$ cat design/flow/design.v
module alu(
    output[16 - 1:0] data_out,
	 output 							  valid_out,
	 output 							  cmd_out,
	 input [16 - 1:0] data_in,
	 input 							  valid_in,
	 input 							  cmd_in,
	 output 									 amm_read,
	 output[8 - 1:0] amm_address,
	 input [8 - 1:0] amm_readdata,
	 input 									 amm_waitrequest,
	 input[1:0] 							 amm_response,
	 input clk,
	 input rst_n
    );
	reg[2:0] state;
	reg[5:0] nof_operands; 				 
	reg[3:0] opcode; 						 
	reg[7:0] operand[0:63];				 
	reg error;								 
	reg[11:0] result;						 
	reg[5:0] last_index;					 
	reg[5:0] current_index;				 
	reg[5:0] nof;							 
	reg      first_indirect;			 
	reg[7:0] shiftop1, shiftop2;
	wire[1:0] mod = data_in[9:8];		 
	wire[7:0] operand_dir = data_in[7:0];
	wire[7:0] cur_address = operand[current_index];
	wire      bad_address = (cur_address > 'h0F && cur_address < 'h30) || (cur_address > 'h7F && cur_address < 'hA0);
	wire      payload_beat = valid_in && !cmd_in;
	always @(posedge clk) begin
		if(!rst_n) begin
			state <= 3'd0;
		end
		else begin
		case(state)
			3'd0: begin
						if(cmd_in == 1 && valid_in == 1) begin
							opcode <= data_in[11:8];
							nof_operands <= data_in[5:0];
							nof <= data_in[5:0];
							last_index <= 0;
							current_index <= 0;
							first_indirect <= 0;
							shiftop1 <= 0;
							shiftop2 <= 0;
							error <= 0;
							result <= (data_in[11:8] == 1) ? 12'hFFF : 12'h000;
							state <= 3'd1;
							if(data_in[5:0] == 0) begin
								error <= 1;
								state <= 3'd2;
							end
							if(data_in[5:0] != 1 && (data_in[11:8] == 4 || data_in[11:8] == 5 || data_in[11:8] == 6 || data_in[11:8] == 7)) begin
								error <= 1;
								state <= 3'd2;
							end
							if(data_in[5:0] != 2 && (data_in[11:8] == 8 || data_in[11:8] == 9))
								error <= 1;
						end
			end
			3'd1: begin
						if(payload_beat) begin
							if(mod == 2'b00) begin
								case(opcode)
									0: result <= result + operand_dir;
									1: result <= result & operand_dir;
									2:  result <= result | operand_dir;
									3: result <= result ^ operand_dir;
									4: result <= ~{4'b0, operand_dir};
									5: result <= operand_dir + 12'd1;
									6: result <= operand_dir - 12'd1;
									7: result <= ~{4'b0, operand_dir} + 12'd1;
									8, 9: begin
										if(nof == nof_operands) shiftop1 <= operand_dir;
										else shiftop2 <= operand_dir;
									end
									default: ;
								endcase
							end
							if(mod == 2'b01) begin
								operand[last_index] <= operand_dir;
								last_index <= last_index + 1;
								if(nof == nof_operands) first_indirect <= 1;
							end
							nof <= nof - 1;
							if(nof == 1) begin
								if(error || (last_index == 0 && mod != 2'b01))
									state <= 3'd2;
								else
									state <= 3'd4;
							end
						end
			end
			3'd4: begin
				if(bad_address) begin
					error <= 1;
					state <= 3'd2;
				end
				else if(amm_waitrequest == 0) begin
					if(amm_response != 2'b00) begin
						error <= 1;
						state <= 3'd2;
					end
					else begin
						current_index <= current_index + 1;
						case(opcode)
							0: result <= result + amm_readdata;
							1: result <= result & amm_readdata;
							2:  result <= result | amm_readdata;
							3: result <= result ^ amm_readdata;
							4: result <= ~{4'b0, amm_readdata};
							5: result <= amm_readdata + 12'd1;
							6: result <= amm_readdata - 12'd1;
							7: result <= ~{4'b0, amm_readdata} + 12'd1;
							8, 9: begin
								if(first_indirect && current_index == 0) shiftop1 <= amm_readdata;
								else shiftop2 <= amm_readdata;
							end
							default: ;
						endcase
						if(current_index + 1 == last_index)
							state <= 3'd2;
					end
				end
			end
			3'd2: state <= 3'd3;
			default: state <= 3'd0;
		endcase
		end
	end
	reg[16 - 1:0]  		reg_data_out;
	reg 							  		reg_valid_out;
	reg 							  		reg_cmd_out;
	reg[11:0]                     final_result;
	always @(*) begin
		final_result = result;
		if(opcode == 4 || opcode == 7)
			final_result = {4'b0, result[7:0]};
		if(opcode == 8)
			final_result = {4'b0, shiftop1} >> shiftop2;
		if(opcode == 9)
			final_result = {4'b0, shiftop1 << shiftop2};
		if(error == 1)
			final_result = 12'hBAD;
		reg_data_out = 0;
		reg_valid_out = 0;
		reg_cmd_out = 0;
		if(state == 3'd2) begin
			reg_data_out[4] = error;
			reg_data_out[3:0] = opcode;
			reg_valid_out = 1;
			reg_cmd_out = 1;
		end
		if(state == 3'd3) begin
			reg_data_out[11:0] = final_result;
			reg_valid_out = 1;
		end
	end
	assign data_out = reg_data_out;
	assign valid_out = reg_valid_out;
	assign cmd_out = reg_cmd_out;
	assign amm_address = cur_address;
	assign amm_read = (state == 3'd4) && !bad_address;
endmodule
$ cat design/flow/run.sh
#!/bin/bash
# the make line also repeats each setting of config.mk as NAME=value (left out here)
make -C /OpenROAD-flow-scripts/flow DESIGN_CONFIG=/design/flow/config.mk WORK_HOME=/design/flow/orfs CLKGATE_MAP_FILE= finish
$ cat design/flow/config.mk
export PLATFORM = sky130hd
export DESIGN_NAME = alu
export DESIGN_NICKNAME = alu
export VERILOG_FILES = /design/flow/design.v
export SDC_FILE = /design/flow/constraint.sdc
export NUM_CORES = 4
export LEC_CHECK = 0
export ABC_AREA = 1
export CAP_MARGIN = 20
export CORE_MARGIN = 2
export CORE_UTILIZATION = 72
export PLACE_DENSITY = 0.6
export SETUP_SLACK_MARGIN = -0.38
export SLEW_MARGIN = 20
$ cat design/flow/constraint.sdc
create_clock -name core_clock -period 3.9 [get_ports {clk}]
set_input_delay 0.7800 -clock core_clock [delete_from_list [all_inputs] [get_ports {clk}]]
set_output_delay 0.7800 -clock core_clock [all_outputs]
set_load 0.01 [all_outputs]
==> results of run 1 <==
## routing by layer
| metal | vias to the layer above | part of all wire (%) | track usage (%) |
|---|---|---|---|
| met4 | 2 | 6.3 | 24.3 |
| met5 | - | 0.086 | 0 |
| met3 | 326 | 12 | 6.92 |
| li1 | 9478 | - | - |
| met1 | 10125 | 34 | 50.7 |
| met2 | 1768 | 47 | 64.2 |
## stage by stage
step / setup TNS (ns) / hold slack, ns / area, um2
floorplan: 0 / 0.406 / 27200
global placement: 0 / 0.467 / 28800
detailed placement: 0 / 0.481 / 28800
CTS: -1.26 / 0.493 / 30500
global route: -2.95 / 0.524 / 30800
finish: -1.64 / 0.481 / 30800
## layout make-up
| type | instances | area (um2) | area share [%] |
|---|---|---|---|
| diodes | 1 | 2.50 | 0.00814 |
| repair buffers | 204 | 1900 | 6.17 |
| multi-input cells | 1745 | 8600 | 28.0 |
| flip-flops and latches | 581 | 17300 | 56.4 |
| well taps | 511 | 639 | 2.08 |
| clock buffers | 74 | 1460 | 4.74 |
| clock inverters | 24 | 231 | 0.753 |
| inverters | 151 | 581 | 1.89 |
## what timing repair did
item	4_1_cts	5_1_grt
setup endpoints to repair	0	3
gates resized	0	18
buffers inserted	0	5
hold buffers	0	0
==> ci_impl_report.md, run 1 <==
### Metrics collected by this job

| Metric | Value |
|---|---|
| Global-route wire length before repair | `116000 um` |
| Horiz. Die Dim | `198 um` |
| Yosys simple share | `18.7%` |
| CP most frequent cell | `buf_4` |
| Vias in the first global route | `about 21000` |
| DR vias/cell | `6.59` |
| Row count | `71` |
| Worst-Margin Slew | `around 1.0 ns` |
| Cell taking the most area after synthesis | `edfxtp_1` |
| Setup violations, final | `5` |
| Synth top cells by count | `570 x edfxtp_1, 532 x nand2_1, 323 x nor2_1` |
| Final Hold Fails | `0` |
| P_clk | `5.14 mW` |
| Worst reg-to-reg path cell count | `16` |
| Initial DRC Count | `~3300` |
| Synth warnings | `1` |
| Critical path's top delay family | `buffers and inverters` |
| Arrival time at the worst endpoint | `3.59 ns` |
| Cell Pwr Density | `437 nW/um2` |
| Initial antenna violation count | `2` |
| FFs w/ async S/R, synth | `0%` |
| Post-synth mux share | `0%` |
| Post-DP HPWL | `50100 um` |
| Internal power | `slightly above 10 mW` |
| Clk ins delay skew pair | `0.62 ns` |
| Crit path cell chain | `buf_16, buf_4, o21ai_0, o22ai_1, nor2_1, o311ai_1, buf_4, o211ai_1, o21ai_1, clkdlybuf4s50_1` |
| Yosys xor share | `1.19%` |
| CTS root buffer | `clkbuf_16` |
| Most frequent cell after synthesis | `edfxtp_1` |
| Seq group | `6.93 mW` |
| DRT Pass-1 Iters | `8` |
| Crit path capture | `amm_address[0]` |
| CP Launch Type | `flop` |
| Dominant comb cell | `simple AND/OR/NAND/NOR gates` |
| GP Congestion | `roughly 1.0` |
| Min-Delay Endpoint | `state[4]` |
| Total track usage | `between 30% and 40%` |
| SO Viols | `setup timing` |
| Max VDD drop | `0.000369 V` |
| Die Y | `198 um` |
| CTS sink count | `581` |
| YS chip area | `27200 um2` |
| Seq cells post-synth | `between 500 and 600` |
| Minimum clock period | `4.37 ns` |
| I/O Buffers | `49` |
| Dominant cell area share | `63.0%` |
| Final std cells w/o fill | `3291` |
| Setup WS pre-CTS | `0.354 ns` |
| Seq share, synth | `63.8%` |
| Fill cells | `slightly above 2000` |
| AO/OA Area Share | `9.34%` |
| DRC viols | `0` |
| CP Capture Type | `output pin` |
| Final Power | `13.4 mW` |
| Synthesized-area fraction occupied by adder cells | `2.17%` |
| Yosys cell count | `2614` |
| Nets | `2814` |
| Run status | `complete, but fails checks` |
| Clock power share | `38.3%` |
| Worst Clk Skew | `approximately 0.021 ns` |
| Routed wire length | `79900 um` |
| Synth Cell Area | `27200 um2` |
| Global route overflow | `0` |
| Rel. slew slack | `30.9%` |
| Cells after Synth | `approximately 2600` |
| Worst-path maximum fanout | `33` |
| Worst Slack Setup Final | `-0.467 ns` |
| Pwr top | `registers` |
| Setup slack, reg-to-reg | `0.29 ns` |
| Placed instance count | `3184` |
| Reg power frac | `about 52%` |
| Pleak | `11.3 nW` |
| Commonest flop | `edfxtp_1` |
| Hold Crit Depth | `2` |
| Critical Path RT | `3.12 ns` |
| Tool warning count | `55` |
| Tcrit/Tclk final | `112%` |
| Top cells by area | `edfxtp_1 63%, nand2_1 7.4%, nand3_1 5.5%` |
| Initial core utilization | `72.6%` |
| Combinational Power Share | `about a tenth` |
| WS Path Type | `reg2out` |
| H-tree Lvls | `2` |
| Fmax | `229 MHz` |
| Util after Layout | `82.2%` |
| Number of max-cap violations | `0` |
| Sw Ratio | `between 20 and 25%` |
| Top Ports | `58` |
| CP max stage cell | `o311ai_1` |
| Die Area | `39300 um2` |
| Clock Path Buffers | `3` |
| Core ar. | `37400 um2` |
| Comb group | `1.36 mW` |
| Hold Startpoint | `state[2]` |
| Wirelength per Cell | `24.3 um` |
| HP Class | `reg2reg` |
| Worst path bufs/invs | `4` |
| Distinct lib cells | `48` |
| Mean Syn Cell Area | `10.4 um2` |
| Crit. path cell count | `10` |
| Post-synth EDFFs | `570` |
| Antenna Nets Post-Route | `0` |
| FF-to-FF End | `result[0]` |
| Routed vias | `approximately 22000` |
| Largest net degree at the start of global routing | `75` |
| Slew Limit Fails | `0` |
| CTS tree | `yes` |
| Clock transition at path regs | `0.06 ns` |
| Synth-to-Final Area Change | `13.2%` |
| Psw | `3.25 mW` |
| Total CTS buffers | `between 50 and 60` |
| Max incr delay on CP | `0.57 ns` |
==> run 2: changes to the inputs <==
ABC_AREA = not set   (was 1)
CELL_PAD_IN_SITES_DETAIL_PLACEMENT = 1   (was not set)
CORE_ASPECT_RATIO = 0.54   (was not set)
CORE_MARGIN = 3   (was 2)
CORE_UTILIZATION = 63   (was 72)
CTS_CLUSTER_SIZE = 23   (was not set)
GPL_TIMING_DRIVEN = 1   (was not set)
PLACE_DENSITY = not set   (was 0.6)
PLACE_DENSITY_LB_ADDON = 0.0   (was not set)
SETUP_SLACK_MARGIN = -0.19   (was -0.38)
clock period = 6.61 ns   (was 3.9 ns; I/O delays follow)
==> run 2 against run 1 <==
Now clean on timing, DRC and antenna. Via count is 19% lower. Worst setup slack better by 1.1 ns. Sequential cell count stayed put. Hold slack better by 0.10 ns. Critical endpoint is now data_out[2]. Largest power group unchanged. Wire length is 4.7% higher.
==> ci_impl_report.md, run 2 <==
### Metrics collected by this job

| Metric | Value |
|---|---|
| Final Hold Fails | `0` |
| DRC viols | `0` |
| CP Capture Type | `output pin` |
| Dominant cell area share | `about 64%` |
| Commonest flop | `edfxtp_1` |
| CP max stage cell | `nor3_1` |
| Final std cells w/o fill | `~2400` |
| Fill cells | `3569` |
| Mean Syn Cell Area | `roughly 15 um2` |
| DRT Pass-1 Iters | `9` |
| P_clk | `2.94 mW` |
| Routed wire length | `about 84000 um` |
| Cell Pwr Density | `267 nW/um2` |
| Setup violations, final | `0` |
| Core ar. | `41100 um2` |
| Sw Ratio | `24.2%` |
| Setup TNS | `0 ns` |
| AO/OA Area Share | `7.20%` |
| Critical path's top delay family | `simple AND/OR/NAND/NOR gates` |
| Total track usage | `38.2%` |
| Yosys xor share | `1.74%` |
| Worst path bufs/invs | `2` |
| Slew Limit Fails | `0` |
| Final Cell Area | `just under 30000 um2` |
| Crit path capture | `data_out[2]` |
| FF-to-FF End | `shiftop2[0]` |
| Seq share, synth | `65.0%` |
| Minimum clock period | `5.95 ns` |
| Global-route wire length before repair | `123000 um` |
| Die Y | `157 um` |
| Pwr top | `registers` |
| # hold bufs at CTS | `0` |
| Placed instance count | `~2300` |
| Setup slack, reg-to-reg | `1.52 ns` |
| Synth-to-Final Area Change | `9.44%` |
| Cts repair resizes | `0` |
| CTS sink count | `581` |
| Post-CTS Setup Bufs | `0` |
| Rel. slew slack | `22.0%` |
| Crit path cell chain | `inv_1, nor3_1, nand2_1, nor2_1, a22oi_1, nor2_1, a311oi_1, a21oi_1, clkdlybuf4s50_1` |
| Yosys simple share | `7.35%` |
| Initial core utilization | `between 60% and 70%` |
| Critical Path RT | `5.29 ns` |
| Fmax | `168 MHz` |
| DR vias/cell | `approximately 7.4` |
| RSZ-0062 raised after global routing | `no` |
| CP Launch Type | `flop` |
| HP Class | `reg2reg` |
| Top cells by area | `edfxtp_1 64%, mux4_2 13%, ha_1 2.1%` |
| Wirelength per Cell | `35.4 um` |
| Dominant comb cell | `multiplexers` |
| Psw | `1.89 mW` |
| Max incr delay on CP | `0.91 ns` |
| Vias in the first global route | `17587` |
| Clock transition at path regs | `0.07 ns` |
| Min-Delay Endpoint | `state[4]` |
| Synth Cell Area | `26700 um2` |
| Synth warnings | `1` |
| Row count | `54` |
| Horiz. Die Dim | `286 um` |
| Run status | `finished clean` |
| Worst Setup SP | `opcode[3]` |
| Arrival time at the worst endpoint | `approximately 4.6 ns` |
| Cell taking the most area after synthesis | `edfxtp_1` |
| Worst reg-to-reg path cell count | `11` |
| Worst Clk Skew | `0.0151 ns` |
| Number of max-cap violations | `0` |
| CTS tree | `yes` |
| Post-placement cell area | `approximately 28000 um2` |
| Cells after Synth | `1730` |
| Clock Path Buffers | `3` |
| Pleak | `9.33 nW` |
| WS Path Type | `reg2out` |
| Post-synth EDFFs | `570` |
| Seq group | `4.14 mW` |
| FFs w/ async S/R, synth | `0%` |
| Comb group | `around 0.72 mW` |
| Die Area | `44900 um2` |
| Global route overflow | `0` |
| Combinational Power Share | `9.3%` |
| Final Power | `7.80 mW` |
| Hold Startpoint | `state[2]` |
| Initial antenna violation count | `5` |
| Clk ins delay skew pair | `0.59 ns` |
| Total CTS buffers | `50` |
| Worst-path maximum fanout | `14` |
| Synth top cells by count | `570 x edfxtp_1, 150 x mux4_2, 135 x nor2_1` |
| Tcrit/Tclk final | `between 80 and 90%` |
| YS chip area | `26700 um2` |
| Hold Crit Depth | `1` |
| GP Congestion | `~0.94` |
| Crit. path cell count | `9` |
| Nets | `1837` |
| Antenna Nets Post-Route | `0` |
| Distinct lib cells | `70` |
| I/O Buffers | `49` |
| CP most frequent cell | `nor2_1` |
| Tool warning count | `between 50 and 60` |
| Internal power | `5.91 mW` |
| Seq cells post-synth | `581` |
| Initial DRC Count | `3176` |
| Most frequent cell after synthesis | `edfxtp_1` |
| H-tree Lvls | `2` |
| CTS root buffer | `clkbuf_16` |
| Routed vias | `17524` |
| Post-synth mux share | `13.7%` |
| Top Ports | `58` |
| Synthesized-area fraction occupied by adder cells | `2.22%` |
| Clock power share | `37.6%` |
| Yosys cell count | `approximately 1700` |
| Max VDD drop | `between 0.0002 and 0.0003 V` |
| Post-DP HPWL | `54000 um` |
| Largest net degree at the start of global routing | `76` |
| Worst-Margin Slew | `1.17 ns` |
| Reg power frac | `between 50% and 60%` |
## run 2: metrics by stage
stage               hold WS, ns  util [%]  worst slack [ns]
detailed placement        0.569      67.1              1.30
floorplan                 0.510         -              2.32
finish                    0.585      71.0             0.664
CTS                       0.585      71.0             0.783
global placement          0.558      67.1              1.48
global route              0.605      71.0             0.574
## run 2: area by class of cell
| class | instances | area, um2 | area share, % |
|---|---|---|---|
| multi-input combinational | 994 | 8620 | 29.6 |
| timing repair buffer | 82 | 723 | 2.48 |
| sequential | 581 | 17300 | 59.5 |
| antenna | 2 | 5.00 | 0.0172 |
| clock buffer | 62 | 1350 | 4.62 |
| clock inverter | 29 | 235 | 0.806 |
| tap | 560 | 701 | 2.40 |
| inverter | 51 | 191 | 0.656 |
## run 2: per-layer routing
| layer | GRT usage, % | vias up | part of all wire (%) |
|---|---|---|---|
| li1 | - | 6897 | - |
| met1 | 58.2 | 9047 | 40 |
| met2 | 55.0 | 1387 | 43 |
| met3 | 12.2 | 185 | 14 |
| met4 | 7.78 | 8 | 2.3 |
| met5 | 0 | - | 0.099 |
==> run 3: changes to the inputs <==
CAP_MARGIN = 35   (was 20)
CELL_PAD_IN_SITES_DETAIL_PLACEMENT = not set   (was 1)
CORE_ASPECT_RATIO = not set   (was 0.54)
CORE_MARGIN = 2   (was 3)
CORE_UTILIZATION = 72   (was 63)
CTS_CLUSTER_DIAMETER = 373   (was not set)
CTS_CLUSTER_SIZE = 15   (was 23)
GPL_TIMING_DRIVEN = not set   (was 1)
HOLD_SLACK_MARGIN = 0.29   (was not set)
PLACE_DENSITY_LB_ADDON = 0.29   (was 0.0)
SETUP_SLACK_MARGIN = not set   (was -0.19)
SLEW_MARGIN = 40   (was 20)
clock period = 3.91 ns   (was 6.61 ns; I/O delays follow)
==> run 3 against run 2 <==
The layout now fails its checks (setup timing). First-iteration DRC count increased by 9.4%. Via count increased by 5.7%. Synthesized cell count unchanged. Cell count increased by 2.6%. Synthesized area unchanged. Final area increased by 5.0%. Sequential share of layout area decreased by 2.8 points. Largest power group unchanged. Sequential power increased by 68%.
==> ci_impl_report.md, run 3 <==
### Metrics collected by this job

| Metric | Value |
|---|---|
| Run status | `complete, but fails checks` |
| SO Viols | `setup timing` |
| DR vias/cell | `approximately 7.6` |
| Total CTS buffers | `44` |
| CP Launch Type | `flop` |
| Crit path capture | `amm_read` |
| Synth-to-Final Area Change | `14.9%` |
| Yosys xor share | `1.74%` |
| Vias in the first global route | `17670` |
| Clock transition at path regs | `0.08 ns` |
| I/O Buffers | `between 40 and 50` |
| Hold Startpoint | `state[3]` |
| CTS tree | `yes` |
| Critical path's top delay family | `multiplexers` |
| DRC viols | `0` |
| Die Y | `196 um` |
| Seq share, synth | `between 60% and 70%` |
| Combinational Power Share | `11.4%` |
| Horiz. Die Dim | `196 um` |
| Slew Limit Fails | `0` |
| Setup violations, final | `46` |
| Distinct lib cells | `70` |
| Pwr top | `registers` |
| WS Path Type | `reg2out` |
| Row count | `70` |
| CP max stage cell | `mux4_2` |
| GP Congestion | `0.975` |
| Arrival time at the worst endpoint | `approximately 3.8 ns` |
| Initial antenna violation count | `4` |
| RSZ-0062 raised after global routing | `yes` |
| Die Area | `roughly 39000 um2` |
| Setup slack, reg-to-reg | `-0.35 ns` |
| Top Ports | `58` |
| Worst reg-to-reg path cell count | `13` |
| Min-Delay Endpoint | `state[3]` |
| Max VDD drop | `0.000430 V` |
| Clock Path Buffers | `3` |
| Post-synth EDFFs | `~570` |
| Internal power | `9.74 mW` |
| Cells after Synth | `1730` |
| Antenna Nets Post-Route | `0` |
| Global-route wire length before repair | `116000 um` |
| Mean Syn Cell Area | `approximately 15 um2` |
| YS chip area | `26700 um2` |
| Post-synth mux share | `13.7%` |
| Rel. slew slack | `approximately 41%` |
| Setup TNS | `-10.32 ns` |
| Clk ins delay skew pair | `a little over 0.6 ns` |
| Fmax | `217 MHz` |
| Final std cells w/o fill | `2422` |
| Sw Ratio | `approximately 24%` |
| Top cells by area | `edfxtp_1 64%, mux4_2 13%, ha_1 2.1%` |
| Commonest flop | `edfxtp_1` |
| FFs w/ async S/R, synth | `0%` |
| CTS root buffer | `clkbuf_16` |
| Psw | `3.10 mW` |
| H-tree Lvls | `2` |
| Most frequent cell after synthesis | `edfxtp_1` |
| DRT Pass-1 Iters | `9` |
| Worst path bufs/invs | `3` |
| Synth warnings | `1` |
| Core ar. | `about 37000 um2` |
| Fill cells | `1632` |
| Critical Path RT | `3.13 ns` |
| CTS sink count | `581` |
| Nets | `2002` |
| Seq cells post-synth | `581` |
| Util after Layout | `83.9%` |
| Routed wire length | `82900 um` |
| Worst Slack Setup Final | `-0.691 ns` |
| Cell Pwr Density | `419 nW/um2` |
| CP Capture Type | `output pin` |
| Hold Crit Depth | `2` |
| Worst-path maximum fanout | `13` |
| Worst-Margin Slew | `0.877 ns` |
| Comb group | `about 1.5 mW` |
| Yosys cell count | `roughly 1700` |
| Max incr delay on CP | `between 0.5 and 0.6 ns` |
| Cell taking the most area after synthesis | `edfxtp_1` |
| Yosys simple share | `7.35%` |
| Reg power frac | `54.2%` |
| Synth Cell Area | `26700 um2` |
| Initial DRC Count | `between 3000 and 4000` |
| Crit. path cell count | `10` |
| Synth top cells by count | `570 x edfxtp_1, 150 x mux4_2, 135 x nor2_1` |
| AO/OA Area Share | `7.20%` |
| Post-DP HPWL | `46200 um` |
| Placed instance count | `2283` |
| Largest net degree at the start of global routing | `about 76` |
| Global route overflow | `0` |
| Wirelength per Cell | `34.2 um` |
| Worst Clk Skew | `0.0202 ns` |
| Dominant cell area share | `64.2%` |
| Tcrit/Tclk final | `118%` |
| Minimum clock period | `4.60 ns` |
| Final Hold Fails | `0` |
| Total track usage | `between 40% and 50%` |
| Clock power share | `between 30 and 40%` |
| HP Class | `reg2reg` |
| Synthesized-area fraction occupied by adder cells | `2.22%` |
| # hold bufs at CTS | `0` |
| Initial core utilization | `73.0%` |
| Crit path cell chain | `buf_8, mux4_2, mux2i_1, a211oi_2, a311oi_2, buf_4, o211ai_1, a21oi_4, nor2_4, buf_6` |
| Dominant comb cell | `multiplexers` |
| Routed vias | `about 19000` |
| Pleak | `10.2 nW` |
| Tool warning count | `between 50 and 60` |
| Number of max-cap violations | `0` |
| FF-to-FF End | `shiftop1[4]` |
| P_clk | `4.42 mW` |
| Seq group | `6.96 mW` |
## run 3: final cells by class
class	count	area [um2]	share of cell area, %
Timing Repair Buffer	252	2350	7.66
Multi-Input combinational cell	995	8880	29.0
Sequential cell	581	17300	56.6
Clock inverter	2	46.3	0.151
Tap cell	468	586	1.91
Antenna cell	3	7.51	0.0245
Clock buffer	70	1240	4.05
Inverter	51	191	0.625
## run 3: layer usage
| metal | vias up | wire length, um | global-route usage, % |
|---|---|---|---|
| met2 | 1964 | 39500 | 67.6 |
| met3 | 429 | 11500 | 10.1 |
| met5 | - | 24 | 0 |
| li1 | 7238 | - | - |
| met1 | 8887 | 26300 | 55.3 |
| met4 | 4 | 5550 | 19.4 |
## run 3: timing repair
| item | CTS | global route |
|---|---|---|
| resized | 64 | 45 |
| setup endpoints to repair | 52 | 47 |
| setup buffers | 29 | 30 |
| cloned | 3 | 2 |
| hold endpoints to repair | 0 | 0 |
| pin swaps | 7 | 15 |
## run 3: through the flow
step	total power [mW]	worst slack [ns]	area, um2	hold WS [ns]
detailed placement	8.28	-0.387	28400	0.504
finish	12.8	-0.691	30600	0.523
global route	13.1	-0.599	30600	0.546
global placement	8.23	-0.106	28400	0.499
CTS	12.6	-0.210	30100	0.516
floorplan	7.79	0.163	26700	0.510
==> run 4: changes to the inputs <==
ABC_AREA = 1   (was not set)
CAP_MARGIN = 20   (was 35)
CELL_PAD_IN_SITES_DETAIL_PLACEMENT = 1   (was not set)
CORE_MARGIN = 8   (was 2)
CORE_UTILIZATION = 40   (was 72)
CTS_CLUSTER_DIAMETER = 268   (was 373)
CTS_CLUSTER_SIZE = not set   (was 15)
HOLD_SLACK_MARGIN = 0.27   (was 0.29)
PLACE_DENSITY = 0.6   (was not set)
PLACE_DENSITY_LB_ADDON = not set   (was 0.29)
SLEW_MARGIN = 20   (was 40)
clock period = 5.68 ns   (was 3.91 ns; I/O delays follow)
==> run 4 against run 3 <==
Now clean on timing, DRC and antenna. Sequential share of layout area grew 0.50 points. Clock power fell by 9.7%. Combinational power down 42%. Via count rose by 10%. Synthesized cell count grew 51%. Critical path depth increased by 6. Wire length is 0.36% higher. Synthesized area rose by 1.9%. Cell count rose by 46%. Register-to-register slack improved by 2.1 ns. Critical endpoint unchanged. Largest cell class unchanged. Largest power group unchanged.
==> ci_impl_report.md, run 4 <==
### Metrics collected by this job

| Metric | Value |
|---|---|
| Worst-Margin Slew | `1.05 ns` |
| Largest net degree at the start of global routing | `~170` |
| Synth top cells by count | `570 x edfxtp_1, 532 x nand2_1, 323 x nor2_1` |
| CTS tree | `yes` |
| Top Metal Used | `met4` |
| Synth Cell Area | `27200 um2` |
| HP Class | `reg2reg` |
| Psw | `2.32 mW` |
| Cell Pwr Density | `between 300 and 400 nW/um2` |
| Internal power | `7.30 mW` |
| Reg power frac | `between 40% and 50%` |
| Post-CTS Setup Bufs | `0` |
| CTS sink count | `approximately 580` |
| Clock power share | `41.5%` |
| YS chip area | `27200 um2` |
| Post-DP HPWL | `53200 um` |
| Critical path's top delay family | `buffers and inverters` |
| Worst reg-to-reg path cell count | `15` |
| Min-Delay Endpoint | `state[4]` |
| Critical Path RT | `4.54 ns` |
| Synth warnings | `1` |
| CP most frequent cell | `nand2_1` |
| Detail Route met3 WL | `5050 um` |
| Commonest flop | `edfxtp_1` |
| Die Area | `76500 um2` |
| Run status | `finished clean` |
| Antenna Nets Post-Route | `0` |
| Setup violations, final | `0` |
| Cells after Synth | `roughly 2600` |
| Met2 WL | `39800 um` |
| Yosys xor share | `approximately 1.2%` |
| Max incr delay on CP | `0.55 ns` |
| Seq cells post-synth | `581` |
| Row count | `95` |
| P_clk | `3.99 mW` |
| Worst path bufs/invs | `4` |
| Hold Startpoint | `state[2]` |
| Distinct lib cells | `48` |
| Clk ins delay skew pair | `0.63 ns` |
| Global-route wire length before repair | `127000 um` |
| Wirelength per Cell | `23.5 um` |
| Pleak | `10.7 nW` |
| Yosys cell count | `between 2000 and 3000` |
| H-tree Lvls | `2` |
| # hold bufs at CTS | `0` |
| Seq group | `4.77 mW` |
| FF-to-FF End | `result[0]` |
| N_diodes | `0` |
| Hold Crit Depth | `2` |
| Top Ports | `~58` |
| Max VDD drop | `roughly 0.00020 V` |
| Die Y | `277 um` |
| CTS root buffer | `clkbuf_16` |
| Logic area | `8560 um2` |
| Metal-1 WL | `34700 um` |
| Dominant cell area share | `between 60% and 70%` |
| DRT Pass-1 Iters | `8` |
| Setup TNS | `0 ns` |
| Routed wire length | `83200 um` |
| Clock transition at path regs | `0.06 ns` |
| Cts repair resizes | `0` |
| Cell taking the most area after synthesis | `edfxtp_1` |
| Global route overflow | `0` |
| Initial DRC Count | `1902` |
| Dominant comb cell | `simple AND/OR/NAND/NOR gates` |
| Horiz. Die Dim | `about 280 um` |
| Fill cells | `about 7300` |
| Top cells by area | `edfxtp_1 63%, nand2_1 7.4%, nand3_1 5.5%` |
| Core ar. | `between 60000 and 70000 um2` |
| Post-synth mux share | `0%` |
| Arrival time at the worst endpoint | `4.04 ns` |
| Tool warning count | `57` |
| AO/OA Area Share | `under 10%` |
| CP max stage cell | `clkdlybuf4s50_1` |
| Worst-path maximum fanout | `40` |
| Initial antenna violation count | `2` |
| Combinational Power Share | `8.9%` |
| Total track usage | `21.2%` |
| FFs w/ async S/R, synth | `0%` |
| Total CTS buffers | `between 60 and 70` |
| Nets | `between 2000 and 3000` |
| Comb group | `0.852 mW` |
| Final Power | `about 9.6 mW` |
| Seq share, synth | `63.8%` |
| Synthesized-area fraction occupied by adder cells | `2.17%` |
| Fmax | `193 MHz` |
| Initial core utilization | `40.4%` |
| Final Hold Fails | `0` |
| Slew Limit Fails | `0` |
| CP Capture Type | `output pin` |
| I/O Buffers | `slightly below 50` |
| Number of max-cap violations | `0` |
| Post-synth EDFFs | `570` |
| Mean Syn Cell Area | `10.4 um2` |
| Synth-to-Final Area Change | `11.8%` |
| Crit path cell chain | `clkinv_2, buf_12, nand3_1, nand3_1, nand2_1, nand2_1, nand3_1, nand3_1, nand2_2, nor2_1, nand2_1, nand2_1, nand2_1, nand2_1, inv_1, clkdlybuf4s50_1` |
| Rel. slew slack | `about 30%` |
| Clock Path Buffers | `3` |
| Routed vias | `20399` |
| Yosys simple share | `a little under a fifth` |
| Sequential cell area | `17300 um2` |
| Most frequent cell after synthesis | `edfxtp_1` |
| GP Congestion | `between 0.9 and 1` |
| Vias in the first global route | `21596` |
| Tcrit/Tclk final | `between 90% and 100%` |
| DRC viols | `0` |
| Minimum clock period | `5.17 ns` |
| Sw Ratio | `24.1%` |
| Setup slack, reg-to-reg | `1.79 ns` |
| RSZ-0062 raised after global routing | `no` |
| Crit. path cell count | `16` |
| WS Path Type | `reg2out` |
| Pwr top | `registers` |
| DR vias/cell | `5.75` |
| CP Launch Type | `flop` |
| Worst Clk Skew | `0.0226 ns` |
| Crit path capture | `amm_read` |
-- run 4: layout make-up --
type | count | share of cell area [%]
clock buffer | 71 | 5.15
clock inverter | 40 | 1.36
inverter | 151 | 1.89
multi-input combinational | 1745 | 28.2
sequential | 581 | 57.1
tap | 873 | 3.60
timing repair buffer | 85 | 2.70
-- run 4: per-layer routing --
metal / track usage [%] / vias up
li1: - / 9253
met1: 27.2 / 10215
met2: 35.4 / 737
met3: 3.19 / 194
met4: 9.21 / 0
met5: 0 / -
-- run 4: through the flow --
| stage | hold WS (ns) | std cells | worst slack [ns] | area, um2 | utilization [%] |
|---|---|---|---|---|---|
| after CTS | 0.453 | 3546 | 0.496 | 30400 | 45.2 |
| after detailed placement | 0.440 | 3435 | 1.19 | 28400 | 42.3 |
| final | 0.447 | 3546 | 0.506 | 30400 | 45.2 |
| after global routing | 0.485 | 3546 | 0.253 | 30400 | 45.2 |
| after floorplan | 0.406 | 2617 | 2.53 | 27200 | - |
| after global placement | 0.437 | 3435 | 1.24 | 28400 | 42.3 |
==> run 5: changes to the inputs <==
CELL_PAD_IN_SITES_DETAIL_PLACEMENT = not set   (was 1)
CORE_MARGIN = 2   (was 8)
CORE_UTILIZATION = 72   (was 40)
CTS_CLUSTER_DIAMETER = 400   (was 268)
CTS_CLUSTER_SIZE = 10   (was not set)
HOLD_SLACK_MARGIN = not set   (was 0.27)
SETUP_SLACK_MARGIN = 0.71   (was not set)
clock period = 3.9 ns   (was 5.68 ns; I/O delays follow)
==> run 5 against run 4 <==
Now fails the layout checks on capacitance limit, slew limit, setup timing. First-iteration DRC count rose to 3.2 times the previous value. Clock power rose by 46%. Cell count fell by 5.0%. Worst setup slack got worse by 1.5 ns. Hold slack improved by 0.039 ns. Core utilization rose by 44 points. Sequential cell count did not move. Clock skew rose by 0.0051 ns. Sequential power rose by 46%. Combinational power rose by 130%. Synthesized cell count did not move. Sequential share of layout area fell by 5.0 points.
==> ci_impl_report.md, run 5 <==
### Metrics collected by this job

| Metric | Value |
|---|---|
| CTS sink count | `581` |
| # hold bufs at CTS | `0` |
| Yosys cell count | `2614` |
| Total CTS buffers | `slightly below 70` |
| HP Class | `reg2reg` |
| Worst path bufs/invs | `5` |
| P_clk | `around 6 mW` |
| Synth Cell Area | `approximately 27000 um2` |
| GP Congestion | `1.03` |
| Slew Limit Fails | `2` |
| I/O Buffers | `49` |
| Cells after Synth | `2614` |
| Fmax | `203 MHz` |
| Synthesized-area fraction occupied by adder cells | `2.17%` |
| CP max stage cell | `o21ai_0` |
| Seq share, synth | `63.8%` |
| Wirelength per Cell | `around 32 um` |
| Initial core utilization | `72.6%` |
| Tool warning count | `about 57` |
| Die Area | `just under 40000 um2` |
| Total track usage | `48.4%` |
| Post-placement cell area | `between 20000 and 30000 um2` |
| Internal power | `approximately 11 mW` |
| Final worst hold slack | `between 0.4 and 0.5 ns` |
| Rel. slew slack | `-7.12%` |
| Max VDD drop | `0.000333 V` |
| Critical path's top delay family | `AND-OR/OR-AND gates` |
| Placed instance count | `3184` |
| Clock Path Buffers | `3` |
| Clock transition at path regs | `around 0.060 ns` |
| Final Cell Area | `around 33000 um2` |
| FF-to-FF End | `state[2]` |
| Min-Delay Endpoint | `state[4]` |
| Global-route wire length before repair | `138000 um` |
| SO Viols | `capacitance limit, slew limit, setup timing` |
| Mean Syn Cell Area | `10.4 um2` |
| CP most frequent cell | `o21ai_2` |
| Crit path cell chain | `buf_12, inv_12, buf_6, bufbuf_16, o21ai_0, o22ai_1, o21ai_2, o221ai_4, o211ai_1, o21ai_2, buf_2` |
| H-tree Lvls | `3` |
| Crit path capture | `amm_address[1]` |
| DRT Pass-1 Iters | `15` |
| Routed vias | `about 25000` |
| RSZ-0062 raised after global routing | `yes` |
| Seq group | `slightly below 7 mW` |
| Worst reg-to-reg path cell count | `30` |
| Global route overflow | `0` |
| Final std cells w/o fill | `3370` |
| Sw Ratio | `26.8%` |
| Critical Path RT | `around 3.1 ns` |
| Comb group | `1.94 mW` |
| Vias in the first global route | `23071` |
| Seq cells post-synth | `581` |
| Yosys xor share | `1.19%` |
| Worst-Margin Slew | `~1.6 ns` |
| Nets | `about 2900` |
| Distinct lib cells | `48` |
| Number of max-cap violations | `1` |
| CP Capture Type | `output pin` |
| Pwr top | `registers` |
| Run status | `complete, but fails checks` |
| Antenna Nets Post-Route | `0` |
| Hold Crit Depth | `2` |
| Pleak | `12.4 nW` |
| Cell Pwr Density | `443 nW/um2` |
| Clock power share | `39.7%` |
| Hold Startpoint | `state[2]` |
| Commonest flop | `edfxtp_1` |
| Tcrit/Tclk final | `126%` |
| Minimum clock period | `4.92 ns` |
| Dominant cell area share | `63.0%` |
| Setup violations, final | `6` |
| Top Ports | `58` |
| Cell taking the most area after synthesis | `edfxtp_1` |
| Combinational Power Share | `between 10% and 20%` |
| Reg power frac | `47.1%` |
| DR vias/cell | `around 7.5` |
| Top cells by area | `edfxtp_1 63%, nand2_1 7.4%, nand3_1 5.5%` |
| Yosys simple share | `18.7%` |
| Routed wire length | `108000 um` |
| Arrival time at the worst endpoint | `roughly 4.1 ns` |
| Row count | `71` |
| Horiz. Die Dim | `roughly 200 um` |
| AO/OA Area Share | `9.34%` |
| Core ar. | `37400 um2` |
| Setup slack, reg-to-reg | `-0.40 ns` |
| Die Y | `198 um` |
| WS Path Type | `reg2out` |
| Crit. path cell count | `11` |
| Post-DP HPWL | `50100 um` |
| Setup WS pre-CTS | `0.354 ns` |
| Synth warnings | `1` |
| Max incr delay on CP | `between 1 and 1.5 ns` |
| Worst Clk Skew | `0.0277 ns` |
| CTS tree | `yes` |
| YS chip area | `27200 um2` |
| Psw | `3.95 mW` |
| Initial DRC Count | `6149` |
| Initial antenna violation count | `10` |
| CTS root buffer | `clkbuf_16` |
| Util after Layout | `89.0%` |
| Synth-to-Final Area Change | `22.5%` |
| Post-synth mux share | `0%` |
| Largest net degree at the start of global routing | `70` |
| Clk ins delay skew pair | `0.63 ns` |
| Worst-path maximum fanout | `10` |
| Final Hold Fails | `0` |
| Worst Slack Setup Final | `-1.02 ns` |
| Post-synth EDFFs | `570` |
| Dominant comb cell | `simple AND/OR/NAND/NOR gates` |
| Setup TNS | `-2.59 ns` |
| Most frequent cell after synthesis | `edfxtp_1` |
| DRC viols | `0` |
| CP Launch Type | `flop` |
| FFs w/ async S/R, synth | `0%` |
| Synth top cells by count | `570 x edfxtp_1, 532 x nand2_1, 323 x nor2_1` |
| Final Power | `14.7 mW` |
## run 5: timing repair
item | CTS | global route
endpoints found under the setup margin | 45 | 56
resized | 251 | 229
gates cloned | 17 | 1
endpoints found under the hold margin | 0 | 0
buffers inserted | 49 | 20
pin swaps | 73 | 78
## run 5: layout make-up
class | instances | area [um2]
flip-flops and latches | 581 | 17300
multi-input cells | 1745 | 9770
fillers | 1398 | 4110
repair buffers | 281 | 3000
clock buffers | 86 | 1810
well taps | 511 | 639
inverters | 151 | 604
clock inverters | 5 | 66.3
repair inverters | 2 | 36.3
diodes | 8 | 20.0
## run 5: metal layers
| metal | routed length (um) | vias up | track usage [%] |
|---|---|---|---|
| li1 | - | 9669 | - |
| met3 | 19500 | 1049 | 14.6 |
| met2 | 45400 | 3308 | 74.2 |
| met1 | 31200 | 11242 | 58.1 |
| met5 | 139 | - | 0.255 |
| met4 | 11700 | 10 | 36.2 |
==> run 6: changes to the inputs <==
ABC_AREA = not set   (was 1)
CAP_MARGIN = 40   (was 20)
CELL_PAD_IN_SITES_DETAIL_PLACEMENT = 1   (was not set)
CELL_PAD_IN_SITES_GLOBAL_PLACEMENT = 2   (was not set)
CORE_ASPECT_RATIO = 1.29   (was not set)
CORE_MARGIN = 10   (was 2)
CORE_UTILIZATION = 33   (was 72)
CTS_CLUSTER_DIAMETER = not set   (was 400)
CTS_CLUSTER_SIZE = 45   (was 10)
GPL_TIMING_DRIVEN = 0   (was not set)
HOLD_SLACK_MARGIN = 0.29   (was not set)
MIN_ROUTING_LAYER = met2   (was not set)
PLACE_DENSITY = not set   (was 0.6)
SETUP_SLACK_MARGIN = 0.34   (was 0.71)
SLEW_MARGIN = 25   (was 20)
TNS_END_PERCENT = 25   (was not set)
clock period = 10.0 ns   (was 3.9 ns; I/O delays follow)
==> run 6 against run 5 <==
Combinational power is 71% lower. Core utilization is 50 points lower. Via count is 13% lower. Sequential cell count stayed put. Now clean on timing, DRC and antenna. Sequential share of layout area is 3.6 points higher. Synthesized area is 1.9% lower. Hold slack better by 0.10 ns. Critical path depth is 1 lower.
==> ci_impl_report.md, run 6 <==
### Metrics collected by this job

| Metric | Value |
|---|---|
| Run status | `finished clean` |
| Post-synth mux share | `13.7%` |
| Initial core utilization | `around a third` |
| Synth-to-Final Area Change | `16.8%` |
| Wirelength per Cell | `29.8 um` |
| Internal power | `~4 mW` |
| Seq share, synth | `65.0%` |
| RSZ-0062 raised after global routing | `no` |
| Largest net degree at the start of global routing | `roughly 68` |
| Synth warnings | `1` |
| DR vias/cell | `7.17` |
| Util after Layout | `between 30 and 40%` |
| Row count | `118` |
| I/O Buffers | `49` |
| FF-to-FF End | `error` |
| Vias in the first global route | `about 26000` |
| Critical path's top delay family | `buffers and inverters` |
| Initial DRC Count | `between 3000 and 4000` |
| YS chip area | `~27000 um2` |
| Worst path bufs/invs | `7` |
| DRT Pass-1 Iters | `8` |
| H-tree Lvls | `2` |
| Final Cell Area | `31100 um2` |
| Worst reg-to-reg path cell count | `12` |
| Setup violations, final | `0` |
| Synth Cell Area | `26700 um2` |
| Cts repair resizes | `0` |
| Routed wire length | `91600 um` |
| Worst Slack Setup Final | `2.11 ns` |
| Rel. slew slack | `between 30% and 40%` |
| Crit. path cell count | `10` |
| Cell taking the most area after synthesis | `edfxtp_1` |
| Cell Pwr Density | `175 nW/um2` |
| Most frequent cell after synthesis | `edfxtp_1` |
| Combinational Power Share | `roughly a tenth` |
| Antenna Nets Post-Route | `0` |
| Synthesized-area fraction occupied by adder cells | `2.22%` |
| Synth top cells by count | `570 x edfxtp_1, 150 x mux4_2, 135 x nor2_1` |
| Die Area | `92700 um2` |
| Seq group | `2.71 mW` |
| Comb group | `0.553 mW` |
| Horiz. Die Dim | `about 270 um` |
| Pwr top | `registers` |
| Max VDD drop | `0.000147 V` |
| Clock power share | `40.1%` |
| Dominant comb cell | `multiplexers` |
| Yosys xor share | `1.74%` |
| DRC viols | `0` |
| Die Y | `about 340 um` |
| Post-DP HPWL | `roughly 64000 um` |
| Top cells by area | `edfxtp_1 64%, mux4_2 13%, ha_1 2.1%` |
| CTS root buffer | `clkbuf_16` |
| CP max stage cell | `mux4_2` |
| GP Congestion | `~0.94` |
| Crit path capture | `amm_address[2]` |
| Hold Startpoint | `current_index[1]` |
| Final Hold Fails | `0` |
| Yosys simple share | `7.35%` |
| Core ar. | `80200 um2` |
| Commonest flop | `edfxtp_1` |
| Global route overflow | `0` |
| Reg power frac | `49.7%` |
| CTS sink count | `581` |
| Crit path cell chain | `buf_2, buf_2, buf_2, clkbuf_1, buf_6, buf_1, mux4_2, mux4_2, mux4_2, clkdlybuf4s50_1` |
| Slew Limit Fails | `0` |
| Initial antenna violation count | `2` |
| Yosys cell count | `between 1500 and 2000` |
| Post-CTS Setup Bufs | `0` |
| Max incr delay on CP | `between 0.6 and 0.7 ns` |
| Global-route wire length before repair | `131000 um` |
| Pleak | `about 10 nW` |
| Critical Path RT | `8.00 ns` |
| Sw Ratio | `between 20% and 30%` |
| Minimum clock period | `7.89 ns` |
| Fmax | `127 MHz` |
| # hold bufs at CTS | `0` |
| Post-placement cell area | `29000 um2` |
| Routed vias | `about 22000` |
| Distinct lib cells | `70` |
| Worst-path maximum fanout | `10` |
| AO/OA Area Share | `7.20%` |
| Total CTS buffers | `around 58` |
| Top Ports | `58` |
| Number of max-cap violations | `0` |
| Cells after Synth | `around 1700` |
| Worst-Margin Slew | `between 0.9 and 1 ns` |
| HP Class | `reg2reg` |
| Total track usage | `between 20% and 30%` |
| Hold Crit Depth | `2` |
| Clk ins delay skew pair | `0.65 ns` |
| CP Capture Type | `output pin` |
| Setup TNS | `0 ns` |
| WS Path Type | `reg2out` |
| Psw | `1.35 mW` |
| Tcrit/Tclk final | `78.9%` |
| Seq cells post-synth | `581` |
| FFs w/ async S/R, synth | `0%` |
| CTS tree | `yes` |
| Dominant cell area share | `64.2%` |
| Clock transition at path regs | `0.07 ns` |
| Clock Path Buffers | `3` |
| Nets | `2004` |
| Post-synth EDFFs | `570` |
| Setup WS pre-CTS | `2.92 ns` |
| Arrival time at the worst endpoint | `5.89 ns` |
| CP Launch Type | `flop` |
| Tool warning count | `54` |
| Setup slack, reg-to-reg | `4.98 ns` |
| P_clk | `~2.2 mW` |
| Worst Clk Skew | `0.0171 ns` |
| Mean Syn Cell Area | `15.4 um2` |
==> run 6: through the flow <==
stage          power, mW  hold WS [ns]  cells
6_report            5.45         0.590   3068
2_1_floorplan       3.05         0.510   1733
3_3_place_gp        3.28         0.570   2862
3_5_place_dp        3.29         0.581   2912
5_1_grt             5.63         0.615   3058
4_1_cts             5.46         0.589   3022
==> run 6: metal layers <==
layer,up-vias,share of wire [%],GRT usage [%]
met5,-,0.40,4.90
met1,7421,0,-
met4,16,7.8,5.97
met2,6736,54,38.0
met3,602,38,35.4
li1,7213,-,-
==> run 6: layout make-up <==
cell class                 instances  area (um2)
multi-input combinational        994        8630
sequential                       581       17300
tap                             1080        1350
timing repair buffer             134        1200
buffer                           107         541
clock buffer                      77        1570
antenna                           11        27.5
inverter                          51         191
fill                            8164       49000
clock inverter                    33         293
==> run 7: changes to the inputs <==
ABC_AREA = 1   (was not set)
CAP_MARGIN = 20   (was 40)
CELL_PAD_IN_SITES_DETAIL_PLACEMENT = not set   (was 1)
CELL_PAD_IN_SITES_GLOBAL_PLACEMENT = not set   (was 2)
CORE_ASPECT_RATIO = 0.91   (was 1.29)
CORE_MARGIN = 2   (was 10)
CORE_UTILIZATION = 72   (was 33)
CTS_CLUSTER_SIZE = 11   (was 45)
GPL_TIMING_DRIVEN = not set   (was 0)
HOLD_SLACK_MARGIN = not set   (was 0.29)
MIN_ROUTING_LAYER = not set   (was met2)
PLACE_DENSITY = 0.6   (was not set)
SETUP_SLACK_MARGIN = not set   (was 0.34)
SLEW_MARGIN = 20   (was 25)
TNS_END_PERCENT = not set   (was 25)
clock period = 8.69 ns   (was 10.0 ns; I/O delays follow)
==> run 7 against run 6 <==
Register-to-register slack got worse by 1.4 ns. Core utilization increased by 40 points. Hold slack got worse by 0.12 ns. Critical endpoint is now amm_read. Sequential power increased by 15%. Largest power group unchanged. Clock skew decreased by 0.0023 ns. Sequential share of layout area increased by 3.4 points. Worst setup slack got worse by 0.15 ns. Still clean on timing, DRC and antenna.
==> ci_impl_report.md, run 7 <==
### Metrics collected by this job

| Metric | Value |
|---|---|
| Seq group | `between 3 and 4 mW` |
| Total CTS buffers | `between 50 and 60` |
| Top cells by area | `edfxtp_1 63%, nand2_1 7.4%, nand3_1 5.5%` |
| Cts repair resizes | `0` |
| Fmax | `149 MHz` |
| Internal power | `about 4.5 mW` |
| Synth top cells by count | `570 x edfxtp_1, 532 x nand2_1, 323 x nor2_1` |
| Die Y | `189 um` |
| RSZ-0062 raised after global routing | `no` |
| Core ar. | `37100 um2` |
| Yosys xor share | `approximately 1.2%` |
| Critical Path RT | `6.95 ns` |
| Comb group | `about 0.54 mW` |
| Die Area | `39300 um2` |
| Dominant cell area share | `63.0%` |
| Setup slack, reg-to-reg | `3.61 ns` |
| Crit. path cell count | `16` |
| Max VDD drop | `0.000187 V` |
| Number of max-cap violations | `0` |
| Yosys simple share | `18.7%` |
| Min-Delay Endpoint | `state[4]` |
| Final std cells w/o fill | `3114` |
| Reg power frac | `53.2%` |
| Worst Slack Setup Final | `1.96 ns` |
| CP max stage cell | `clkinv_2` |
| Row count | `67` |
| Critical path's top delay family | `buffers and inverters` |
| P_clk | `2.21 mW` |
| CP most frequent cell | `nand2_1` |
| Clock power share | `roughly 38%` |
| Post-placement cell area | `around 28000 um2` |
| Total track usage | `37.9%` |
| Met2 usage | `56.8%` |
| CP Capture Type | `output pin` |
| Setup violations, final | `0` |
| Routed wire length | `74700 um` |
| FF-to-FF End | `result[6]` |
| Final Cell Area | `between 20000 and 30000 um2` |
| YS chip area | `27200 um2` |
| Setup TNS | `0 ns` |
| Minimum clock period | `6.73 ns` |
| Worst path bufs/invs | `5` |
| Nets | `between 2000 and 3000` |
| # hold bufs at CTS | `0` |
| Tool warning count | `61` |
| Routed vias | `around 21000` |
| HP Class | `reg2reg` |
| N_diodes | `0` |
| Post-synth mux share | `0%` |
| Largest net degree at the start of global routing | `195` |
| Vias in the first global route | `19760` |
| Dominant comb cell | `simple AND/OR/NAND/NOR gates` |
| Synth Cell Area | `27200 um2` |
| Post-CTS Setup Bufs | `0` |
| Rel. slew slack | `27.5%` |
| Wirelength per Cell | `~24 um` |
| Clock transition at path regs | `0.06 ns` |
| Initial DRC Count | `3720` |
| Distinct lib cells | `48` |
| Post-synth EDFFs | `570` |
| DR vias/cell | `6.74` |
| Crit path cell chain | `clkinv_2, buf_4, nand3_1, nand3_1, nand2_1, nand2_1, nand3_1, nand3_1, nand2_2, inv_2, o21ai_1, nand2_1, nand2_1, nand2_1, inv_1, clkdlybuf4s50_1` |
| Cell Pwr Density | `200 nW/um2` |
| WS Path Type | `reg2out` |
| Worst-Margin Slew | `1.08 ns` |
| Pleak | `10.5 nW` |
| Hold Crit Depth | `2` |
| DRT Pass-1 Iters | `7` |
| Horiz. Die Dim | `around 210 um` |
| Most frequent cell after synthesis | `edfxtp_1` |
| GRT busiest layer | `met2` |
| Final Hold Fails | `0` |
| Worst reg-to-reg path cell count | `15` |
| Hold Startpoint | `state[2]` |
| Sw Ratio | `23.8%` |
| GRT met3 Usage | `under 10%` |
| Global route overflow | `0` |
| Slew Limit Fails | `0` |
| Synthesized-area fraction occupied by adder cells | `2.17%` |
| Initial antenna violation count | `0` |
| Tcrit/Tclk final | `77.4%` |
| CTS sink count | `581` |
| Placed instance count | `3035` |
| Synth warnings | `1` |
| Cells after Synth | `approximately 2600` |
| Cell taking the most area after synthesis | `edfxtp_1` |
| CTS root buffer | `clkbuf_16` |
| Met1 Use GR | `between 50% and 60%` |
| Run status | `finished clean` |
| Antenna Nets Post-Route | `0` |
| Global-route wire length before repair | `113000 um` |
| Commonest flop | `edfxtp_1` |
| Crit path capture | `amm_read` |
| Final Power | `5.88 mW` |
| Max incr delay on CP | `a little over 0.8 ns` |
| Top Ports | `about 58` |
| Setup WS pre-CTS | `2.80 ns` |
| Yosys cell count | `2614` |
| Arrival time at the worst endpoint | `4.99 ns` |
| Synth-to-Final Area Change | `8.02%` |
| FFs w/ async S/R, synth | `0%` |
| GP Congestion | `0.998` |
| H-tree Lvls | `2` |
| Worst-path maximum fanout | `59` |
| I/O Buffers | `~50` |
| Mean Syn Cell Area | `10.4 um2` |
| CP Launch Type | `flop` |
| Worst Clk Skew | `around 0.015 ns` |
| Initial core utilization | `between 70% and 80%` |
| DRC viols | `0` |
| Psw | `~1.4 mW` |
| AO/OA Area Share | `approximately a tenth` |
| Post-DP HPWL | `45300 um` |
| Combinational Power Share | `under 10%` |
| Clk ins delay skew pair | `0.62 ns` |
| Seq share, synth | `a little under two thirds` |
| Seq cells post-synth | `581` |
| Clock Path Buffers | `3` |
| Pwr top | `registers` |
| CTS tree | `yes` |
## run 7: per-layer routing
| metal | up-vias | share of wire, % |
|---|---|---|
| li1 | 9200 | - |
| met5 | - | 0 |
| met4 | 0 | 3.6 |
| met3 | 215 | 14 |
| met2 | 1651 | 45 |
| met1 | 9916 | 37 |
## run 7: through the flow
| stage | hold slack, ns | utilization (%) |
|---|---|---|
| after floorplan | 0.406 | - |
| after global placement | 0.454 | 74.9 |
| after detailed placement | 0.457 | 74.9 |
| after CTS | 0.465 | 79.2 |
| after global routing | 0.494 | 79.2 |
| final | 0.465 | 79.2 |
## run 7: layout make-up
| cell class | instances | area (um2) |
|---|---|---|
| repair buffers | 75 | 671 |
| inverters | 151 | 573 |
| clock buffers | 74 | 1550 |
| fillers | 2256 | 7710 |
| well taps | 483 | 604 |
| clock inverters | 5 | 41.3 |
| multi-input cells | 1745 | 8560 |
| flip-flops and latches | 581 | 17300 |
==> run 8: changes to the inputs <==
ABC_AREA = not set   (was 1)
CELL_PAD_IN_SITES_GLOBAL_PLACEMENT = 0   (was not set)
CORE_ASPECT_RATIO = 0.61   (was 0.91)
CORE_UTILIZATION = 70   (was 72)
CTS_CLUSTER_SIZE = 41   (was 11)
GPL_ROUTABILITY_DRIVEN = 0   (was not set)
MAX_ROUTING_LAYER = met5   (was not set)
PLACE_DENSITY = not set   (was 0.6)
PLACE_DENSITY_LB_ADDON = 0.0   (was not set)
SETUP_SLACK_MARGIN = 1.19   (was not set)
clock period = 4.01 ns   (was 8.69 ns; I/O delays follow)
==> run 8 against run 7 <==
The layout now fails its checks (setup timing). Sequential power is 120% higher. Worst setup slack worse by 2.4 ns. Synthesized area is 1.9% lower. Sequential cell count stayed put. Core utilization is 7.0 points higher. Via count is 8.5% lower. Synthesized cell count is 34% lower. Clock-buffer cell count is 2 lower. Largest cell class unchanged. Largest power group unchanged.
==> ci_impl_report.md, run 8 <==
### Metrics collected by this job

| Metric | Value |
|---|---|
| CTS root buffer | `clkbuf_16` |
| CP Capture Type | `output pin` |
| Post-synth mux share | `13.7%` |
| Final Power | `13.0 mW` |
| Total CTS buffers | `between 40 and 50` |
| Pleak | `10.9 nW` |
| Setup violations, final | `34` |
| Critical Path RT | `3.21 ns` |
| CTS tree | `yes` |
| Row count | `55` |
| Final worst hold slack | `0.599 ns` |
| SO Viols | `setup timing` |
| Global-route wire length before repair | `119000 um` |
| CP Launch Type | `flop` |
| RSZ-0062 raised after global routing | `yes` |
| YS chip area | `26700 um2` |
| Most frequent cell after synthesis | `edfxtp_1` |
| Clock transition at path regs | `0.07 ns` |
| HP Class | `reg2reg` |
| Placed instance count | `2347` |
| Largest net degree at the start of global routing | `slightly above 70` |
| Setup WS pre-CTS | `-0.0776 ns` |
| Final Hold Fails | `0` |
| Mean Syn Cell Area | `15.4 um2` |
| Crit path capture | `amm_read` |
| Die Area | `slightly below 40000 um2` |
| Psw | `about 3.2 mW` |
| Run status | `complete, but fails checks` |
| Clock Path Buffers | `3` |
| Wirelength per Cell | `33.5 um` |
| Routed vias | `19208` |
| Rel. slew slack | `41.1%` |
| Synthesized-area fraction occupied by adder cells | `2.22%` |
| Synth top cells by count | `570 x edfxtp_1, 150 x mux4_2, 135 x nor2_1` |
| Initial DRC Count | `3767` |
| Horiz. Die Dim | `between 200 and 300 um` |
| CP max stage cell | `dfxtp_1` |
| Top Ports | `58` |
| Sw Ratio | `24.5%` |
| Critical path's top delay family | `AND-OR/OR-AND gates` |
| Global route overflow | `0` |
| Worst Clk Skew | `between 0.015 and 0.02 ns` |
| FF-to-FF End | `shiftop1[5]` |
| Vias in the first global route | `18056` |
| Internal power | `9.83 mW` |
| Initial antenna violation count | `4` |
| Dominant comb cell | `multiplexers` |
| Cell taking the most area after synthesis | `edfxtp_1` |
| Yosys cell count | `between 1500 and 2000` |
| Pwr top | `registers` |
| I/O Buffers | `roughly 50` |
| Synth-to-Final Area Change | `20.5%` |
| Crit path cell chain | `nor2b_1, o21ai_0, nor3_2, a311oi_2, buf_4, a211o_1, a21oi_4, nor2_2, buf_2` |
| Clk ins delay skew pair | `0.58 ns` |
| DRC viols | `0` |
| Max VDD drop | `roughly 0.00054 V` |
| Hold Crit Depth | `2` |
| Seq share, synth | `65.0%` |
| Post-synth EDFFs | `570` |
| Setup slack, reg-to-reg | `-0.19 ns` |
| Yosys xor share | `under 10%` |
| Worst Slack Setup Final | `-0.390 ns` |
| Initial core utilization | `71.5%` |
| Core ar. | `37300 um2` |
| Dominant cell area share | `~64%` |
| Crit. path cell count | `9` |
| Seq group | `6.79 mW` |
| Yosys simple share | `7.35%` |
| Combinational Power Share | `between 10% and 20%` |
| Min-Delay Endpoint | `state[2]` |
| Tool warning count | `between 50 and 60` |
| Antenna Nets Post-Route | `0` |
| Comb group | `1.62 mW` |
| Worst reg-to-reg path cell count | `16` |
| H-tree Lvls | `2` |
| Slew Limit Fails | `0` |
| FFs w/ async S/R, synth | `0%` |
| Total track usage | `approximately 42%` |
| DR vias/cell | `7.49` |
| Worst-Margin Slew | `0.883 ns` |
| Nets | `about 2100` |
| Final std cells w/o fill | `about 2600` |
| DRT Pass-1 Iters | `10` |
| Top cells by area | `edfxtp_1 64%, mux4_2 13%, ha_1 2.1%` |
| AO/OA Area Share | `under 10%` |
| Tcrit/Tclk final | `110%` |
| Clock power share | `35.4%` |
| Distinct lib cells | `around 70` |
| Worst-path maximum fanout | `10` |
| CTS sink count | `581` |
| P_clk | `4.61 mW` |
| Reg power frac | `between 50% and 60%` |
| Post-DP HPWL | `49300 um` |
| Commonest flop | `edfxtp_1` |
| Fill cells | `1558` |
| Routed wire length | `about 86000 um` |
| Hold Startpoint | `state[3]` |
| Cells after Synth | `1730` |
| # hold bufs at CTS | `0` |
| Arrival time at the worst endpoint | `roughly 3.6 ns` |
| Max incr delay on CP | `0.85 ns` |
| WS Path Type | `reg2out` |
| Minimum clock period | `4.40 ns` |
| Number of max-cap violations | `0` |
| Worst path bufs/invs | `2` |
| Synth Cell Area | `26700 um2` |
| Cell Pwr Density | `405 nW/um2` |
| Die Y | `156 um` |
| Seq cells post-synth | `a little under 600` |
| Synth warnings | `1` |
| Fmax | `~230 MHz` |
-- run 8: final cells by class --
| class | instances | area (um2) | area share, % |
|---|---|---|---|
| Inverter | 51 | 198 | 0.615 |
| Antenna cell | 2 | 5.00 | 0.0156 |
| Clock buffer | 72 | 1360 | 4.22 |
| Multi-Input combinational cell | 994 | 9410 | 29.3 |
| Timing Repair Buffer | 333 | 3050 | 9.48 |
| Clock inverter | 20 | 130 | 0.405 |
| Sequential cell | 581 | 17400 | 54.0 |
| Tap cell | 513 | 642 | 2.00 |
-- run 8: per-stage QoR --
step | setup TNS [ns] | area (um2) | utilization (%)
after global routing | -3.54 | 32100 | 86.2
final | -3.01 | 32100 | 86.2
after detailed placement | -0.0776 | 28700 | 76.9
after CTS | -0.159 | 31400 | 84.3
after floorplan | 0 | 26900 | -
after global placement | 0 | 28700 | 76.9
-- run 8: timing repair --
item                                    CTS  global route
buffers inserted                         84            39
endpoints found under the setup margin   70           248
pin swaps                                60            53
hold endpoints to repair                  0             0
resized                                 239            88
gates cloned                              2             0
-- run 8: metal layers --
metal	routed length (um)	vias to the layer above	GRT usage (%)	part of all wire, %
met5	13	-	2.36	0.015
met4	4220	2	12.8	4.9
met3	15000	444	15.2	18
met2	37300	2107	62.9	43
met1	29300	9253	59.9	34
li1	-	7402	-	-
==> run 9: changes to the inputs <==
CELL_PAD_IN_SITES_GLOBAL_PLACEMENT = 3   (was 0)
CORE_UTILIZATION = 41   (was 70)
CTS_CLUSTER_SIZE = not set   (was 41)
PLACE_DENSITY_LB_ADDON = 0.14   (was 0.0)
SETUP_SLACK_MARGIN = not set   (was 1.19)
clock period = 4.92 ns   (was 4.01 ns; I/O delays follow)
==> run 9 against run 8 <==
Critical endpoint unchanged. Now clean on timing, DRC and antenna. Sequential power decreased by 18%. Clock-buffer cell count decreased by 9. Combinational power is 37% lower. Sequential share of layout area up 2.7 points. Hold slack improved by 0.039 ns. Total power down 17%. Highest routed layer is now met4. Final area down 4.8%.
==> ci_impl_report.md, run 9 <==
### Metrics collected by this job

| Metric | Value |
|---|---|
| Crit. path cell count | `10` |
| Rel. slew slack | `between 20% and 30%` |
| Nets | `1946` |
| Crit path capture | `amm_read` |
| Post-synth EDFFs | `570` |
| Top Ports | `58` |
| Cell taking the most area after synthesis | `edfxtp_1` |
| Max incr delay on CP | `0.60 ns` |
| Horiz. Die Dim | `330 um` |
| Most frequent cell after synthesis | `edfxtp_1` |
| Pleak | `9.96 nW` |
| Setup violations, final | `0` |
| H-tree Lvls | `2` |
| Post-placement cell area | `about 29000 um2` |
| Setup slack, reg-to-reg | `between 0.7 and 0.8 ns` |
| Critical Path RT | `3.94 ns` |
| CP max stage cell | `clkdlybuf4s50_1` |
| Sw Ratio | `23.9%` |
| Synth-to-Final Area Change | `14.8%` |
| Top cells by area | `edfxtp_1 64%, mux4_2 13%, ha_1 2.1%` |
| WS Path Type | `reg2out` |
| Yosys xor share | `1.74%` |
| Clock power share | `between 30 and 40%` |
| Combinational Power Share | `9.5%` |
| Dominant cell area share | `64.2%` |
| Initial core utilization | `a little over two fifths` |
| Number of max-cap violations | `0` |
| Slew Limit Fails | `0` |
| Worst-path maximum fanout | `6` |
| Final Hold Fails | `0` |
| Largest net degree at the start of global routing | `72` |
| Post-DP HPWL | `55300 um` |
| Final Power | `about 11 mW` |
| Commonest flop | `edfxtp_1` |
| Mean Syn Cell Area | `about 15 um2` |
| Worst Clk Skew | `just under 0.02 ns` |
| DRT Pass-1 Iters | `6` |
| Antenna Nets Post-Route | `0` |
| Worst-Margin Slew | `1.06 ns` |
| Hold Startpoint | `current_index[1]` |
| Tool warning count | `53` |
| Distinct lib cells | `around 70` |
| Post-synth mux share | `13.7%` |
| Routed wire length | `79000 um` |
| Run status | `finished clean` |
| Clock transition at path regs | `0.07 ns` |
| CTS tree | `yes` |
| YS chip area | `roughly 27000 um2` |
| Dominant comb cell | `multiplexers` |
| FF-to-FF End | `current_index[0]` |
| Minimum clock period | `4.81 ns` |
| Total CTS buffers | `54` |
| Clock Path Buffers | `3` |
| AO/OA Area Share | `7.20%` |
| Cells after Synth | `1730` |
| Initial antenna violation count | `3` |
| Tcrit/Tclk final | `97.8%` |
| Initial DRC Count | `roughly 1800` |
| P_clk | `4.18 mW` |
| Row count | `72` |
| HP Class | `reg2reg` |
| DRC viols | `0` |
| Yosys cell count | `1730` |
| Worst reg-to-reg path cell count | `12` |
| CTS sink count | `just under 600` |
| Synth Cell Area | `26700 um2` |
| Pwr top | `registers` |
| # hold bufs at CTS | `0` |
| Critical path's top delay family | `buffers and inverters` |
| I/O Buffers | `~49` |
| Wirelength per Cell | `28.6 um` |
| Cell Pwr Density | `351 nW/um2` |
| Fill cells | `5454` |
| Yosys simple share | `7.35%` |
| Reg power frac | `approximately 52%` |
| Routed vias | `16358` |
| Max VDD drop | `0.000250 V` |
| Crit path cell chain | `buf_12, buf_4, mux4_2, a22oi_1, nand2_1, a32o_1, o211ai_1, a21oi_4, nor2_1, clkdlybuf4s50_1` |
| Synthesized-area fraction occupied by adder cells | `2.22%` |
| Total track usage | `23.8%` |
| Vias in the first global route | `15897` |
| Core ar. | `63900 um2` |
| Worst path bufs/invs | `3` |
| Seq share, synth | `between 60 and 70%` |
| Internal power | `between 8 and 9 mW` |
| Seq cells post-synth | `581` |
| Global-route wire length before repair | `between 100000 and 150000 um` |
| Die Area | `67100 um2` |
| Final worst hold slack | `~0.64 ns` |
| Final Cell Area | `slightly above 30000 um2` |
| Global route overflow | `0` |
| Hold Crit Depth | `2` |
| Fmax | `slightly above 200 MHz` |
| Synth warnings | `1` |
| DR vias/cell | `a little under 6` |
| Seq group | `between 5 and 6 mW` |
| Comb group | `1.02 mW` |
| CP Launch Type | `flop` |
| CP Capture Type | `output pin` |
| Psw | `approximately 2.6 mW` |
| CTS root buffer | `clkbuf_16` |
| Clk ins delay skew pair | `0.61 ns` |
| Die Y | `a little over 200 um` |
| Synth top cells by count | `570 x edfxtp_1, 150 x mux4_2, 135 x nor2_1` |
| FFs w/ async S/R, synth | `0%` |
| Arrival time at the worst endpoint | `3.83 ns` |
run 9: final cells by class:
cell class                 count  area [um2]  share of cell area, %
sequential                   581       17300                   56.7
multi-input combinational    994        8630                   28.2
timing repair buffer         187        1640                   5.35
clock buffer                  63        1390                   4.53
tap                          851        1060                   3.48
clock inverter                35         338                   1.10
inverter                      51         191                  0.626
antenna                        2        5.00                 0.0164
run 9: per-stage QoR:
stage | utilization [%] | setup WS (ns) | cells | setup TNS [ns]
2_1_floorplan | - | 0.971 | 1733 | 0
3_3_place_gp | 44.9 | 0.289 | 2650 | 0
3_5_place_dp | 44.9 | 0.245 | 2650 | 0
4_1_cts | 47.7 | 0.0151 | 2752 | 0
5_1_grt | 47.9 | -0.000373 | 2762 | -0.000373
6_report | 47.9 | 0.109 | 2764 | 0
run 9: layer usage:
layer	GRT usage [%]	up-vias	share of wire, %
li1	-	7133	-
met1	39.8	8508	50
met2	30.2	652	39
met3	7.14	65	10
met4	3.64	0	1.1
met5	0	-	0
run 9: what timing repair did:
action	in CTS	in global routing
resized	3	3
setup buffers	5	10
pin swaps	0	0
setup endpoints to repair	5	5
hold endpoints to repair	0	0
Power and IR drop assume default switching activity.
